==> flow/design.v (excerpt) <==
module chip_top
  ( input          clk_i
  , input          reset_i
  , input          v_i
  , input  [31:0]  a_i
  , input  [31:0]  b_i
  , output         v_o
  , output [63:0]  c_o
  );
For scale: ~3800 cells after synthesis.
clock: 6.79 ns
lec_check: 0
cap_margin: 30
cell_pad_in_sites_detail_placement: 1
cell_pad_in_sites_global_placement: 2
core_aspect_ratio: 1.09
core_margin: 3
core_utilization: 35
cts_cluster_diameter: 175
cts_cluster_size: 48
gpl_timing_driven: 0
hold_slack_margin: 0.12
max_routing_layer: met5
min_routing_layer: met1
place_density: 0.37
slew_margin: 10
tns_end_percent: 35
run.sh (not shown) runs the stock make flow with config.mk's settings and CLKGATE_MAP_FILE=.
The starting point finished but fails on setup timing.
Rerun with:
Settings changed: CAP_MARGIN 30 to 20, CELL_PAD_IN_SITES_DETAIL_PLACEMENT 1 to default, CELL_PAD_IN_SITES_GLOBAL_PLACEMENT 2 to default, CORE_ASPECT_RATIO 1.09 to default, CORE_MARGIN 3 to 2, CORE_UTILIZATION 35 to 66, CTS_CLUSTER_DIAMETER 175 to default, CTS_CLUSTER_SIZE 48 to default, GPL_TIMING_DRIVEN 0 to default, HOLD_SLACK_MARGIN 0.12 to default, MAX_ROUTING_LAYER met5 to default, MIN_ROUTING_LAYER met1 to default, PLACE_DENSITY 0.37 to default, SLEW_MARGIN 10 to 20, TNS_END_PERCENT 35 to default.
Clock period 6.79 ns to 6.23 ns, I/O delays scaled along.
The changed run finished with setup timing left.
Critical path depth falls by 5.
Register-to-register slack loses 0.29 ns.
Core utilization rises by 40 points.
Non-clock buffer count rises by 212.
Synthesized cell count does not change.
Design area rises by 2.4%.
First-iteration DRC count rises by 55%.
Routed wire length falls by 29%.
Die size falls by 47%.
Rerun with:
Settings changed: CORE_UTILIZATION 66 to 72, PLACE_DENSITY from default to 0.67.
Clock period 6.23 ns to 7.06 ns, I/O delays scaled along.
Result: The changed run finished but failed the layout checks on setup timing. Setup slack gets better by 0.77 ns. Fmax went down by 0.75%. Via count is about the same. Global-route usage climbs by 5.3 points. Non-clock buffer count decreases by 128. Synthesized cell count stays the same. Routed wire length drops by 1.3%. Clock skew falls by 0.0055 ns. Area after synthesis does not change.
Rerun with:
Settings changed: CORE_UTILIZATION 72 to 40, PLACE_DENSITY 0.67 to default.
Clock period 7.06 ns to 7.5 ns, I/O delays scaled along.
This time the run ran to the end with no violations.
Area after synthesis is unchanged.
Cell area falls by 0.63%.
Routed wire length falls by 9.8%.


== north ==
Starting RTL as in the previous note.
make LEC_CHECK=0 CAP_MARGIN=20 CELL_PAD_IN_SITES_DETAIL_PLACEMENT=1 CORE_MARGIN=9 CORE_UTILIZATION=64 CTS_CLUSTER_DIAMETER=233 CTS_CLUSTER_SIZE=14 GPL_TIMING_DRIVEN=0 HOLD_SLACK_MARGIN=0.29 MIN_ROUTING_LAYER=met2 PLACE_DENSITY_LB_ADDON=0.07 SLEW_MARGIN=20 TNS_END_PERCENT=65 finish   # period 7.5 ns
north did not finish: a tool error stopped it during 4_1_cts.
Changes in south relative to north:
- a change of TNS_END_PERCENT from 65 to 25
- a change of CTS_CLUSTER_SIZE from 14 to 96
- a change of SLEW_MARGIN from 20 to 0
- a change of CORE_MARGIN from 9 to 2
- a change of CORE_UTILIZATION from 64 to 47
- a deleted CELL_PAD_IN_SITES_DETAIL_PLACEMENT that had been 1
- a deleted HOLD_SLACK_MARGIN that had been 0.29
- a deleted PLACE_DENSITY_LB_ADDON that had been 0.07
- a deleted GPL_TIMING_DRIVEN that had been 0
- a deleted MIN_ROUTING_LAYER that had been met2
- an added ABC_AREA of 1
- a change of CTS_CLUSTER_DIAMETER from 233 to 235
Results
south ran to completion and came out clean on the timing, DRC and antenna checks.
Note that the placed standard-cell area recorded for north amounts to 0.914 times the value seen in south.
Area fraction in and, or, nand and nor cells in south is 1.2 points higher than in north
Area after synthesis delta for south relative to north: 7.8% higher
Between south and north, die boundary height is higher for south, north comes in under that.
Between south and north, it is south whose x dimension of the die is higher, by about 14%.
Going from north to south, placed instance count grew by more than a quarter.
south reports a higher post-synth net total than north does.
Comparing south and north, the higher area figure in the yosys stat output is on south.
Inputs modified between south and east:
- CTS_CLUSTER_SIZE: 96 -> 100
- CTS_CLUSTER_DIAMETER: 235 -> 234
- CAP_MARGIN: 20 -> 0
- CORE_UTILIZATION: 47 -> 70
- ABC_AREA: 1 -> unset
- SLEW_MARGIN: 0 -> 20
- TNS_END_PERCENT: 25 -> 10
--- outcome ---
Of the two values seen for first element of the critical path, b_r[28]$_DFF_P_ was produced by east and a_r[5]$_DFF_P_ by south. Changes observed in east relative to south: wire length of the first global-routing pass decreased about 9%, final-stage net count now sits lower, met3 usage in global routing moved up, total cells reported by yosys after synthesis shrank by about 25%, wire length on met2 shrank by about 9%. Endpoint of the most critical setup path: c_r[57]$_DFF_P_ -> east, c_r[40]$_DFF_P_ -> south. Between south and east, the flow reports area taken by flip-flops and latches increasing slightly. For south, the worst-path cell with the longest stage delay was sky130_fd_sc_hd__dfxtp_1, unlike east, where it was sky130_fd_sc_hd__fa_1. south → east: die area lower; share of the final layout cell area in multi-input gates climbed 5.5 points. The post-layout period usage of the worst path of east is higher than that of south.


## xenon
chip_top again, from the RTL that the note above started with.
clock: 3.47 ns
lec_check: 0
abc_area: 1
cap_margin: 20
core_margin: 2
core_utilization: 72
cts_cluster_diameter: 330
cts_cluster_size: 97
place_density: 0.81
setup_slack_margin: 0.8
slew_margin: 20
tns_end_percent: 10
xenon finished every stage; the final checks, however, were not passed, the failures being negative setup slack.
The inputs of garnet differ from those of xenon as listed below.
==> flow/config.mk <==
export PLATFORM = sky130hd
export DESIGN_NAME = chip_top
export DESIGN_NICKNAME = chip_top
export VERILOG_FILES = /design/flow/design.v
export SDC_FILE = /design/flow/constraint.sdc
export NUM_CORES = 4
export LEC_CHECK = 0
export CAP_MARGIN = 20
export CORE_MARGIN = 2
export CORE_UTILIZATION = 72
export PLACE_DENSITY = 0.67
export SLEW_MARGIN = 20
==> flow/constraint.sdc <==
create_clock -name core_clock -period 4.08 [get_ports {clk_i}]
set_input_delay 0.8160 -clock core_clock [delete_from_list [all_inputs] [get_ports {clk_i}]]
set_output_delay 0.8160 -clock core_clock [all_outputs]
set_load 0.01 [all_outputs]
Findings:
- Seen in the log of garnet: GRT-0232 during global routing (5_1_grt), after which the run never completed.
- For mean instance size in the synthesized netlist, dividing the value from xenon by the value from garnet gives 0.810.
- Detailed placer's ending HPWL (lower): garnet
- garnet against xenon: number of standard cells after synthesis lost 1,265, chip footprint lower.
- garnet vs xenon — floorplan net count dropped by more than 10%
- garnet vs xenon: area fraction in and, or, nand and nor cells down
- Lower worst setup slack before clock tree synthesis was reported by garnet, not xenon.
- Cell count in the Yosys report ends up lower on garnet.
--- input diff garnet..tundra ---
diff --git a/flow/config.mk b/flow/config.mk
--- a/flow/config.mk
+++ b/flow/config.mk
@@ -8,5 +8,6 @@
 export CAP_MARGIN = 20
 export CORE_MARGIN = 2
-export CORE_UTILIZATION = 72
-export PLACE_DENSITY = 0.67
+export CORE_UTILIZATION = 48
+export CTS_CLUSTER_SIZE = 15
+export SETUP_SLACK_MARGIN = -0.7
 export SLEW_MARGIN = 20
==> flow/constraint.sdc <==
create_clock -name core_clock -period 7.5 [get_ports {clk_i}]
set_input_delay 1.5000 -clock core_clock [delete_from_list [all_inputs] [get_ports {clk_i}]]
set_output_delay 1.5000 -clock core_clock [all_outputs]
set_load 0.01 [all_outputs]
==> comparison <==
- Against garnet, post-placement setup slack in tundra came out better.
- garnet: aborted in global routing (5_1_grt) (tool error)
- tundra: all stages done; final checks FAILED (negative setup slack).
- Taking tundra as 1.0, garnet lands at 0.810 on placement row count.
- Summary — area of the core region, tundra relative to garnet: higher, by 51%.
- X dimension of the die ends up lower on garnet.
### tundra -> zinc
==> flow/config.mk <==
export PLATFORM = sky130hd
export DESIGN_NAME = chip_top
export DESIGN_NICKNAME = chip_top
export VERILOG_FILES = /design/flow/design.v
export SDC_FILE = /design/flow/constraint.sdc
export NUM_CORES = 4
export LEC_CHECK = 0
export ABC_AREA = 1
export CAP_MARGIN = 20
export CORE_MARGIN = 2
export CORE_UTILIZATION = 30
export CTS_CLUSTER_DIAMETER = 337
export CTS_CLUSTER_SIZE = 96
export SLEW_MARGIN = 0
export TNS_END_PERCENT = 25
### Flow results
zinc closes out successfully: all stages finished, all timing, DRC and antenna checks passed. Diff tundra..zinc | I/O pin count | unchanged. Between tundra and zinc, the area fraction in xor and xnor cells is lower for zinc.
## Diff of input files: onyx against zinc
diff --git a/flow/config.mk b/flow/config.mk
--- a/flow/config.mk
+++ b/flow/config.mk
@@ -9,7 +9,8 @@
 export CAP_MARGIN = 20
 export CORE_MARGIN = 2
-export CORE_UTILIZATION = 30
-export CTS_CLUSTER_DIAMETER = 337
+export CORE_UTILIZATION = 72
+export CTS_CLUSTER_DIAMETER = 235
 export CTS_CLUSTER_SIZE = 96
+export PLACE_DENSITY_LB_ADDON = 0.24
 export SLEW_MARGIN = 0
 export TNS_END_PERCENT = 25
Notes after the runs:
- Compared to zinc, onyx has global routing usage on met3 4.9 points higher.
- The core area in onyx sits about 60% below the value recorded for zinc.
- | layout net count | onyx vs zinc | ≈ equal |
- Of onyx and zinc, zinc shows the higher final hold slack, with onyx below it.
- Fraction of standard cell area that is sequential in onyx is 0.18 points higher than in zinc
- In onyx, the top achievable clock speed came out about 0.36% above the value in zinc.
